== run A ==
==> flow/design.v (excerpt) <==
module main(
    input wire clk,
    input wire rst,
    input wire [3:0] sensor,
    input wire [2:0] sw,
    output wire [1:0] servo
    );
export LEC_CHECK = 0
export ABC_AREA = 1
export CAP_MARGIN = 20
export CORE_MARGIN = 7
export CORE_UTILIZATION = 40
export CTS_CLUSTER_DIAMETER = 95
export SETUP_SLACK_MARGIN = 2.57
export SLEW_MARGIN = 20
create_clock -name core_clock -period 14.0 [get_ports {clk}]
run.sh (not shown) runs the stock make flow with config.mk's settings and CLKGATE_MAP_FILE=.
Run A: full flow OK, the timing, design-rule and antenna checks passed
Edits applied to the flow inputs when going from run A to run B:
Settings: swapping 2.57 for -1.4 in SETUP_SLACK_MARGIN; swapping 7 for 2 in CORE_MARGIN; clearing ABC_AREA, which used to be 1; putting CTS_CLUSTER_SIZE at 100 where nothing was set; swapping 95 for 100 in CTS_CLUSTER_DIAMETER.
[summary]
Run B: met1 routed wirelength after detailed routing is 360 µm higher than what run A reported. Run B — non-clock buffer total of the final layout 68% lower, run A as reference. Summary — overall routing resource usage, run B relative to run A: higher, by 2.4 points. Taking run A as 1.0, run B lands at 0.860 on count of mapped cells out of synthesis. Share of synthesized cell area in full adder, half adder and majority cells: run B lower than run A. In the metrics for run A and run B, the one carrying the higher clock-buffer cell count is run B. Status run B: flow complete, layout not clean - negative setup slack. On depth of the worst register-to-register path, the higher figure sits with run A, not run B. Number of placement rows came out higher on run B than on run A. Compared with run A, run B shows placer's final routability congestion estimate that has gone up by a few percent.
--- input diff run B..run C ---
Settings: CORE_UTILIZATION changed from 40 to 61; ABC_AREA newly set to 1; SLEW_MARGIN changed from 20 to 15; SETUP_SLACK_MARGIN changed from -1.4 to 2.57; CORE_MARGIN changed from 2 to 7; CTS_CLUSTER_SIZE changed from 100 to 46; CTS_CLUSTER_DIAMETER changed from 100 to 95.
==> results <==
Run C: no failed stages, no open violations at the end
Final HPWL from detailed placement: run C < run B
Going from run B to run C, maximum clock frequency rose about 20%; summed standard-cell area reported by yosys decreased 430 µm²; layout clock buffer count grew by 1; via count higher.
Run C ends up with higher routed length on met3 than run B does.
Run B → run C: final-stage net count climbed about 20%.
Area added between synthesis and finish in run C is 17 points above run B.
Lower count of unique library cells instantiated by Yosys among run B and run C: run C

* * *

## exp/juniper
main again, from the RTL that the note above started with.
Settings: LEC_CHECK=0, CAP_MARGIN=5, CORE_ASPECT_RATIO=0.96, CORE_MARGIN=2, CORE_UTILIZATION=72, CTS_CLUSTER_DIAMETER=244, HOLD_SLACK_MARGIN=-0.04, MAX_ROUTING_LAYER=met5, PLACE_DENSITY=0.64, SETUP_SLACK_MARGIN=-0.49, SLEW_MARGIN=20, TNS_END_PERCENT=55; clock period 9.38 ns.
exp/juniper: GRT-0116 in global routing (5_1_grt) -> run aborted
Changes in exp/yarrow relative to exp/juniper:
Settings: CORE_ASPECT_RATIO removed (was 0.96); CORE_UTILIZATION changed from 72 to 40; CTS_CLUSTER_DIAMETER removed (was 244); PLACE_DENSITY removed (was 0.64); SETUP_SLACK_MARGIN removed (was -0.49); MAX_ROUTING_LAYER removed (was met5); CAP_MARGIN changed from 5 to 20; TNS_END_PERCENT removed (was 55); HOLD_SLACK_MARGIN removed (was -0.04); the clock period (ns, I/O delays scaled along) changed from 9.38 to 14.0.
## What came out
- exp/yarrow ended with every stage complete and zero timing, DRC or antenna violations.
- exp/juniper → exp/yarrow: area of the die rose 78%, total setup buffers inserted after CTS fell 53, post-CTS resize count fell 136.
- Note that the total cell area at the placement stage recorded for exp/juniper amounts to 1.16 times the value seen in exp/yarrow.
- Re number of instances in the synthesized netlist: no difference whatsoever between exp/yarrow and exp/juniper.
[inputs] exp/amber vs exp/yarrow
Settings: putting CTS_CLUSTER_SIZE at 53 where nothing was set; putting CTS_CLUSTER_DIAMETER at 95 where nothing was set; swapping 20 for 15 in SLEW_MARGIN; putting PLACE_DENSITY_LB_ADDON at 0.24 where nothing was set; putting GPL_ROUTABILITY_DRIVEN at 0 where nothing was set; swapping 20 for 25 in CAP_MARGIN; putting ABC_AREA at 1 where nothing was set; swapping 2 for 7 in CORE_MARGIN; putting TNS_END_PERCENT at 70 where nothing was set; putting SETUP_SLACK_MARGIN at 0.98 where nothing was set; swapping 40 for 61 in CORE_UTILIZATION.
Results
exp/amber: PASS, flow complete, no timing, DRC or antenna violations
Main logic family after synthesis: simple AND/OR/NAND/NOR gates -> exp/amber, AND-OR/OR-AND gates -> exp/yarrow
exp/yarrow has higher parity-gate share of the synthesized area counting xor and xnor cells than exp/amber.
Per the comparison of exp/amber with exp/yarrow, synthesized cell count went up about 16%; timing-limited maximum frequency shows an increase of 7.7 MHz.
## Diff of input files: exp/zinc against exp/amber
Settings: MIN_ROUTING_LAYER newly set to met1; CAP_MARGIN changed from 25 to 20; TNS_END_PERCENT changed from 70 to 100; HOLD_SLACK_MARGIN newly set to 0.24; CTS_CLUSTER_SIZE removed (was 53); CORE_MARGIN changed from 7 to 2; GPL_ROUTABILITY_DRIVEN removed (was 0); PLACE_DENSITY_LB_ADDON changed from 0.24 to 0.13; MAX_ROUTING_LAYER newly set to met5; SLEW_MARGIN changed from 15 to 20; CELL_PAD_IN_SITES_DETAIL_PLACEMENT newly set to 0; ABC_AREA removed (was 1); CELL_PAD_IN_SITES_GLOBAL_PLACEMENT newly set to 2; CORE_ASPECT_RATIO newly set to 1.92; CTS_CLUSTER_DIAMETER removed (was 95); CORE_UTILIZATION changed from 61 to 29; SETUP_SLACK_MARGIN removed (was 0.98).
## What came out
- exp/zinc finished all stages; the layout is clean.
- Going from exp/amber to exp/zinc, total clock buffers created by CTS picked up an extra 8; post-cts repair resize count saw a decrease; depth of the critical timing path with buffers and inverters included moved down; overall via count from detail_route went up by 565.
- The sequential share of layout area of exp/zinc falls short of that of exp/amber by 2.5 points.
Setup changes, exp/zinc to exp/willow
Settings: a change of MIN_ROUTING_LAYER from met1 to met2; a change of CORE_UTILIZATION from 29 to 40; a deleted MAX_ROUTING_LAYER that had been met5; a deleted CORE_ASPECT_RATIO that had been 1.92; a change of TNS_END_PERCENT from 100 to 90; a deleted HOLD_SLACK_MARGIN that had been 0.24; a deleted CELL_PAD_IN_SITES_DETAIL_PLACEMENT that had been 0.
## What came out
exp/zinc: done, clean on timing, DRC and antenna
[exp/willow] flow finished | final checks: failed | reasons: DRC
Clock latency reported for the late side of the worst-skew pair for exp/willow: 30 ps down relative to exp/zinc
exp/willow against exp/zinc: utilization saw an increase; overall die width saw an increase; share of cell area taken by muxes after synthesis saw little to no change.
Measured against each other, exp/willow and exp/zinc differ in non-clock buffer count, the higher figure coming from exp/zinc.
Number of synthesized flops with an enable pin: exp/willow vs exp/zinc identical

* * *

Starting RTL as in the previous note.
// main
module main(
    input wire clk,
    input wire rst,
    input wire [3:0] sensor,
    input wire [2:0] sw,
    output wire [1:0] servo
    );
wire [7:0] Servo_R;
wire [7:0] Servo_L;
wire clk_40MHz;
wire clk_1KHz;
wire clk_100MHz;
wire tick_40MHz;
wire tick_1KHz;
wire [10:0] pid_output, position;
servo_handler my_servo (
    .clk(clk_100MHz),
    .en(tick_1KHz),
    .rst(rst),
    .servo_l(Servo_L),
    .servo_r(Servo_R),
    .pid_output(pid_output)
);       
servo_to_PWM my_PWM(
    .clk(clk_100MHz),
    .rst(rst),
    .servo_L(Servo_L),
    .servo_R(Servo_R),
    .PWM_L(servo[0]),
    .PWM_R(servo[1])
);
clock_managment_unit my_clk(
.clk(clk),
.rst(rst),
.clk_100MHz(clk_100MHz),
.clk_40MHz(clk_40MHz),
.clk_1KHz(clk_1KHz),
.tick_40MHz(tick_40MHz),
.tick_1KHz(tick_1KHz)
);
pid my_pid(
    .kp_sw(sw[0]),
    .ki_sw(sw[1]),
    .kd_sw(sw[2]),
    .clk(clk_100MHz),
    .en(tick_40MHz),
    .rst(rst),
    .position(position),
    .pid_output(pid_output)
);
sensor_handler my_sensors(
    .clk(clk_100MHz),
    .rst(rst),
    .sensors(sensor),
    .position(position)
);
endmodule
Settings: LEC_CHECK=0, CAP_MARGIN=5, CORE_ASPECT_RATIO=0.96, CORE_MARGIN=2, CORE_UTILIZATION=72, CTS_CLUSTER_DIAMETER=244, HOLD_SLACK_MARGIN=0.29, MAX_ROUTING_LAYER=met5, PLACE_DENSITY=0.64, SETUP_SLACK_MARGIN=3.12, SLEW_MARGIN=20, TNS_END_PERCENT=55; clock period 11.1 ns.
The baseline stopped in 5_1_grt.
Next try:
- ABC_AREA: unset -> 1
- CAP_MARGIN: 5 -> 20
- CORE_ASPECT_RATIO: 0.96 -> unset
- CTS_CLUSTER_DIAMETER: 244 -> unset
- CTS_CLUSTER_SIZE: unset -> 79
- MAX_ROUTING_LAYER: met5 -> unset
- PLACE_DENSITY: 0.64 -> unset
- PLACE_DENSITY_LB_ADDON: unset -> 0.01
- SETUP_SLACK_MARGIN: 3.12 -> unset
- TNS_END_PERCENT: 55 -> 5
- clock period: 11.1 -> 11.0 ns (I/O delays scaled with it)
- This time the run completed, yet does not pass: setup timing
- synthesized area decreases by about 2.6%
- die size decreases by about 2.5%
- synthesized cell count increases by about 16%
Next try:
- CTS_CLUSTER_SIZE: 79 -> 81
- HOLD_SLACK_MARGIN: 0.29 -> unset
- PLACE_DENSITY_LB_ADDON: 0.01 -> 0.03
- clock period: 11.0 -> 10.7 ns (I/O delays scaled with it)
=>
- The new run completed and failed the layout checks on setup timing
- core utilization falls by 5.9 points
- final area falls by a few percent
- synthesized cell count is unchanged
- worst setup slack gains 0.91 ns
- die size does not change
- wire length falls by a quarter to a third
Next try:
- ABC_AREA: 1 -> unset
- CAP_MARGIN: 20 -> 35
- CORE_ASPECT_RATIO: unset -> 0.8
- CORE_UTILIZATION: 72 -> 18
- CTS_CLUSTER_DIAMETER: unset -> 130
- CTS_CLUSTER_SIZE: 81 -> unset
- HOLD_SLACK_MARGIN: unset -> -0.0
- MAX_ROUTING_LAYER: unset -> met5
- PLACE_DENSITY_LB_ADDON: 0.03 -> 0.27
- SETUP_SLACK_MARGIN: unset -> 3.12
- TNS_END_PERCENT: 5 -> 55
Outcome: The new run produced a layout that fails on setup timing. Core utilization fell by 59 points. Setup slack loses 0.75 ns. Synthesized cell count falls by about 14%. Clock skew decreases by 0.0043 ns. Sequential share of layout area goes down by 4.0 points. Synthesized area goes up by about 2.7%. Count of clock-buffer cells in the layout grows by 2. Register-to-register slack loses 0.75 ns. Via count drops by 1.1%.

* * *

The RTL this note starts from:
==> flow/design.v <==
`timescale 1ns / 1ps
module frequency_divider
    # ( parameter
        freq = 1000
    )
    (
        input  wire clk100MHz,  
        input  wire rst,        
        output reg  clk_div,    
        output wire tick        
    );
    localparam LOOP_COUNTER_AT = 100_000_000 / freq / 2 ;
    reg [clog2(LOOP_COUNTER_AT)-1:0] count;
    always @( posedge(clk100MHz) )
    begin
        if(rst)
        begin : counter_reset
            count   <= 0;
            clk_div <= 1'b0;
        end
        else
        begin : counter_operate
            if (count == (LOOP_COUNTER_AT - 1))
            begin : counter_loop
                count   <= 0;
                clk_div <= ~clk_div;
            end
            else
            begin : counter_increment
                count   <= count + 1;
                clk_div <= clk_div;
            end
        end
    end
    assign tick = (count == (LOOP_COUNTER_AT - 1)) && !clk_div;
    function integer clog2(input integer number);
        begin
            clog2 = 0;
            while (number)
            begin
                clog2  = clog2 + 1;
                number = number >> 1;
            end
        end
    endfunction
endmodule
`timescale 1ns / 1ps
module clock_managment_unit(
    input wire clk,
    input wire rst,
    output wire clk_100MHz,
    output wire clk_40MHz,
    output wire clk_1KHz,
    output wire tick_40MHz,   
    output wire tick_1KHz     
    );
    frequency_divider 
    #(
        .freq(1000000)   
    )    
    my_1K_divider(
        .clk100MHz(clk),
        .rst(rst),
        .clk_div(clk_1KHz),
        .tick(tick_1KHz)
    );
    frequency_divider 
    #(
        .freq(40000000)
    )    
    my_40M_divider(
        .clk100MHz(clk),
        .rst(rst),
        .clk_div(clk_40MHz),
        .tick(tick_40MHz)
    );
     assign clk_100MHz =clk;
endmodule
`timescale 1ns / 1ps
module sensor_handler(
    input wire clk,
    input wire rst,
    input wire [3:0] sensors,
    output reg [10:0] position
    );
reg [10:0] position_nxt;
always @(posedge clk) begin
    if(rst)
        position <= 0;
    else 
        position <= position_nxt;
end
always @(*) begin
    case(sensors)
    4'b1001:    position_nxt = 500;
    4'b0111:    position_nxt = 1000;
    4'b0011:    position_nxt = 750;
    4'b1110:    position_nxt = 1;
    4'b1100:    position_nxt = 250;
    4'b1011:    position_nxt = 625;
    4'b1101:    position_nxt = 375;
    4'b0001:    position_nxt = 666;
    4'b1000:    position_nxt = 333;
    default:    position_nxt = 1023;    
endcase
end
endmodule
`timescale 1ns / 1ps
module pid(
    input wire clk,
    input wire en,   
    input wire rst,
    input wire [10:0] position,
    input wire kp_sw, ki_sw, kd_sw,  
    output reg [10:0] pid_output
    );
reg signed [10:0] error, error_nxt, error_sum, error_sum_nxt, error_dif, error_dif_nxt, error_prev;
reg signed [12:0] p, p_nxt, i, i_nxt, d, d_nxt;
reg signed [10:0] output_loaded_nxt, output_buf, output_buf_nxt;
localparam  
    K_P      = 1,
    K_P_DEN  = 2,
    K_I      = 5,
    K_I_DEN  = 100,
    K_D      = 1,
    K_D_DEN  = 200,
    TIME_DIV = 100;
always @(posedge clk) begin
    if(rst) begin
        error         <= 0;
        error_sum     <= 0;
        error_dif     <= 0;
        error_prev    <= 0;
        p             <= 0;
        i             <= 0;
        d             <= 0;
        output_buf    <= 0;
        pid_output    <= 0;
    end
    else if(en) begin 
        error         <= error_nxt;
        error_sum     <= error_sum_nxt;
        error_dif     <= error_dif_nxt;
        error_prev    <= error;
        p             <= p_nxt;
        i             <= i_nxt;
        d             <= d_nxt;
        output_buf    <= output_buf_nxt;
        pid_output    <= output_loaded_nxt;
    end
end
always @(*) begin
    error_nxt = 500 - position;
    error_sum_nxt = (error == 0) ? 0 : (error_sum + error);
    error_dif_nxt = error - error_prev;
    p_nxt = kp_sw ? (K_P * error)/K_P_DEN : 0;
    i_nxt = ki_sw ? (K_I * error_sum)/(TIME_DIV * K_I_DEN) : 0;
    d_nxt = kd_sw ? (K_D * error_dif * TIME_DIV)/K_D_DEN : 0;
    output_buf_nxt = p + i + d + 500;
    if(output_buf < 0) output_loaded_nxt = 0;
    else if(output_buf > 1000) output_loaded_nxt = 0;
    else output_loaded_nxt = output_buf;
end
endmodule
`timescale 1ns / 1ps
module servo_handler(
    input  wire clk,
    input  wire en,   
    input  wire rst,
    input  wire [10:0] pid_output,
    output reg  [7:0] servo_l,
    output reg  [7:0] servo_r
    );
reg [7:0] servo_l_nxt;
reg [7:0] servo_r_nxt;
reg [3:0] state,state_nxt;
reg [20:0] counter,counter_nxt;
reg [10:0] pid_buf;
localparam        
    idle              = 3'b000,
    turn_left         = 3'b001,
    turn_right        = 3'b010,
    stop              = 3'b111,
    servo_l_on        = 8'd157,
    servo_r_on        = 8'd137,
    servo_off         = 1'd0;
always @(posedge clk) begin
    if(rst) begin
        servo_l <=0;
        servo_r <=0;
        state   <=0;
        counter <=0;
        pid_buf <=0;
    end
    else if(en) begin
        servo_l <= servo_l_nxt;
        servo_r <= servo_r_nxt;
        state   <= state_nxt;
        counter <= counter_nxt;
        pid_buf <= pid_output;
    end
end
always @(*) begin
    servo_l_nxt = 0;
    servo_r_nxt = 0;
    counter_nxt = 0;
    case (state)
        idle: begin 
            counter_nxt=0;          
            if(pid_buf == 239) begin
                state_nxt =stop;
            end
            else if(pid_buf > 500) begin
                state_nxt=turn_left;
            end  
            else if(pid_buf < 500) begin
                state_nxt=turn_right;
            end
            else begin
                state_nxt=idle;
                servo_l_nxt = servo_l_on;
                servo_r_nxt = servo_r_on; 
            end    
        end      
        turn_right: begin
            counter_nxt=counter+1;
            servo_l_nxt = servo_l_on;
            servo_r_nxt =servo_off;
            if(counter >= pid_buf)
                state_nxt=idle;
            else
                state_nxt=turn_right;
        end
        turn_left: begin
            counter_nxt=counter+1;
            servo_l_nxt = servo_off;
            servo_r_nxt =servo_r_on;
            if(pid_buf < 500 || counter >= pid_buf - 500)
                state_nxt=idle;
            else
                state_nxt=turn_left;
        end
        stop: begin
            servo_l_nxt = servo_off;
            servo_r_nxt =servo_off;
            if(pid_buf == 239)
                state_nxt =stop;
            else 
                state_nxt=idle;
        end     
        default: state_nxt=idle;        
    endcase    
end
endmodule
`timescale 1ns / 1ps
module servo_to_PWM(
   input wire clk,
   input wire rst,
   input wire [7:0] servo_L,
   input wire [7:0] servo_R,
   output reg PWM_L,
   output reg PWM_R
   );
reg PWM_L_nxt;
reg PWM_R_nxt;
reg [19:0] counter,counter_nxt;
reg [20:0] servo_l_mul,servo_r_mul;
reg [7:0] servo_L_buf, servo_R_buf;
always@ (posedge clk) begin
   if(rst) begin
      counter <=0;
      PWM_L   <=0;
      PWM_R   <=0;
   end
   else begin
      counter <=counter_nxt;
      PWM_L   <=PWM_L_nxt;
      PWM_R   <=PWM_R_nxt;
   end
end 
always @* begin
   servo_l_mul =servo_L *1000;
   servo_r_mul =servo_R *1000;
   counter_nxt = counter+1;
   if(counter > 1000000) begin
      counter_nxt=0;
   end
   if(counter > servo_l_mul) begin
      PWM_L_nxt=0;
   end
   else begin
      PWM_L_nxt =1;
   end
   if(counter >servo_r_mul) begin
      PWM_R_nxt=0;
   end
   else begin
      PWM_R_nxt =1;
   end
end 
endmodule
`timescale 1ns / 1ps
module main(
    input wire clk,
    input wire rst,
    input wire [3:0] sensor,
    input wire [2:0] sw,
    output wire [1:0] servo
    );
wire [7:0] Servo_R;
wire [7:0] Servo_L;
wire clk_40MHz;
wire clk_1KHz;
wire clk_100MHz;
wire tick_40MHz;
wire tick_1KHz;
wire [10:0] pid_output, position;
servo_handler my_servo (
    .clk(clk_100MHz),
    .en(tick_1KHz),
    .rst(rst),
    .servo_l(Servo_L),
    .servo_r(Servo_R),
    .pid_output(pid_output)
);       
servo_to_PWM my_PWM(
    .clk(clk_100MHz),
    .rst(rst),
    .servo_L(Servo_L),
    .servo_R(Servo_R),
    .PWM_L(servo[0]),
    .PWM_R(servo[1])
);
clock_managment_unit my_clk(
.clk(clk),
.rst(rst),
.clk_100MHz(clk_100MHz),
.clk_40MHz(clk_40MHz),
.clk_1KHz(clk_1KHz),
.tick_40MHz(tick_40MHz),
.tick_1KHz(tick_1KHz)
);
pid my_pid(
    .kp_sw(sw[0]),
    .ki_sw(sw[1]),
    .kd_sw(sw[2]),
    .clk(clk_100MHz),
    .en(tick_40MHz),
    .rst(rst),
    .position(position),
    .pid_output(pid_output)
);
sensor_handler my_sensors(
    .clk(clk_100MHz),
    .rst(rst),
    .sensors(sensor),
    .position(position)
);
endmodule
clock: 10.7 ns
lec_check: 0
abc_area: 1
cap_margin: 35
core_aspect_ratio: 0.8
core_margin: 2
core_utilization: 48
cts_cluster_diameter: 130
cts_cluster_size: 90
hold_slack_margin: -0.0
max_routing_layer: met5
place_density_lb_addon: 0.27
slew_margin: 20
tns_end_percent: 5
The baseline reached the layout checks and failed them: negative setup slack.
Change:
- ABC_AREA: 1 -> default
- CELL_PAD_IN_SITES_DETAIL_PLACEMENT: default -> 2
- CORE_ASPECT_RATIO: 0.8 -> 0.6
- CORE_UTILIZATION: 48 -> 18
- CTS_CLUSTER_DIAMETER: 130 -> 24
- CTS_CLUSTER_SIZE: 90 -> default
- GPL_TIMING_DRIVEN: default -> 0
- MAX_ROUTING_LAYER: met5 -> met4
- MIN_ROUTING_LAYER: default -> met2
- SETUP_SLACK_MARGIN: default -> 2.74
- SLEW_MARGIN: 20 -> 35
- TNS_END_PERCENT: 5 -> 55
Outcome: The changed run finished but fails on negative setup slack. Setup slack is worse by 3.0 ns. Routed wire length came out higher by 100%.
Change:
- ABC_AREA: default -> 1
- CORE_UTILIZATION: 18 -> 67
- CTS_CLUSTER_SIZE: default -> 78
- MAX_ROUTING_LAYER: met4 -> met5
- TNS_END_PERCENT: 55 -> 35
- clock period: 10.7 -> 10.6 ns (I/O delays scaled with it)
Outcome:
- The new run stopped in detailed placement
- synthesized cell count is higher by 16%
- synthesized area is lower by 2.6%
- die size is lower by 73%
Change:
- CAP_MARGIN: 35 -> 20
- CELL_PAD_IN_SITES_DETAIL_PLACEMENT: 2 -> default
- CORE_ASPECT_RATIO: 0.6 -> default
- CORE_UTILIZATION: 67 -> 72
- CTS_CLUSTER_DIAMETER: 24 -> default
- CTS_CLUSTER_SIZE: 78 -> 99
- GPL_TIMING_DRIVEN: 0 -> default
- HOLD_SLACK_MARGIN: -0.0 -> default
- MAX_ROUTING_LAYER: met5 -> default
- MIN_ROUTING_LAYER: met2 -> default
- PLACE_DENSITY_LB_ADDON: 0.27 -> default
- SETUP_SLACK_MARGIN: 2.74 -> default
- SLEW_MARGIN: 35 -> 20
- TNS_END_PERCENT: 35 -> default
- clock period: 10.6 -> 12.7 ns (I/O delays scaled with it)
Effect: With this change the flow ran to the end with no violations; synthesized area stays the same; die area drops by 6.9%; synthesized cell count stays the same.
Change:
- ABC_AREA: 1 -> default
- CORE_UTILIZATION: 72 -> 35
- CTS_CLUSTER_SIZE: 99 -> default
- clock period: 12.7 -> 13.5 ns (I/O delays scaled with it)
Outcome: Cell count is about the same; count of clock-buffer cells in the layout goes down by 1; routed wire length goes up by 9.0%.
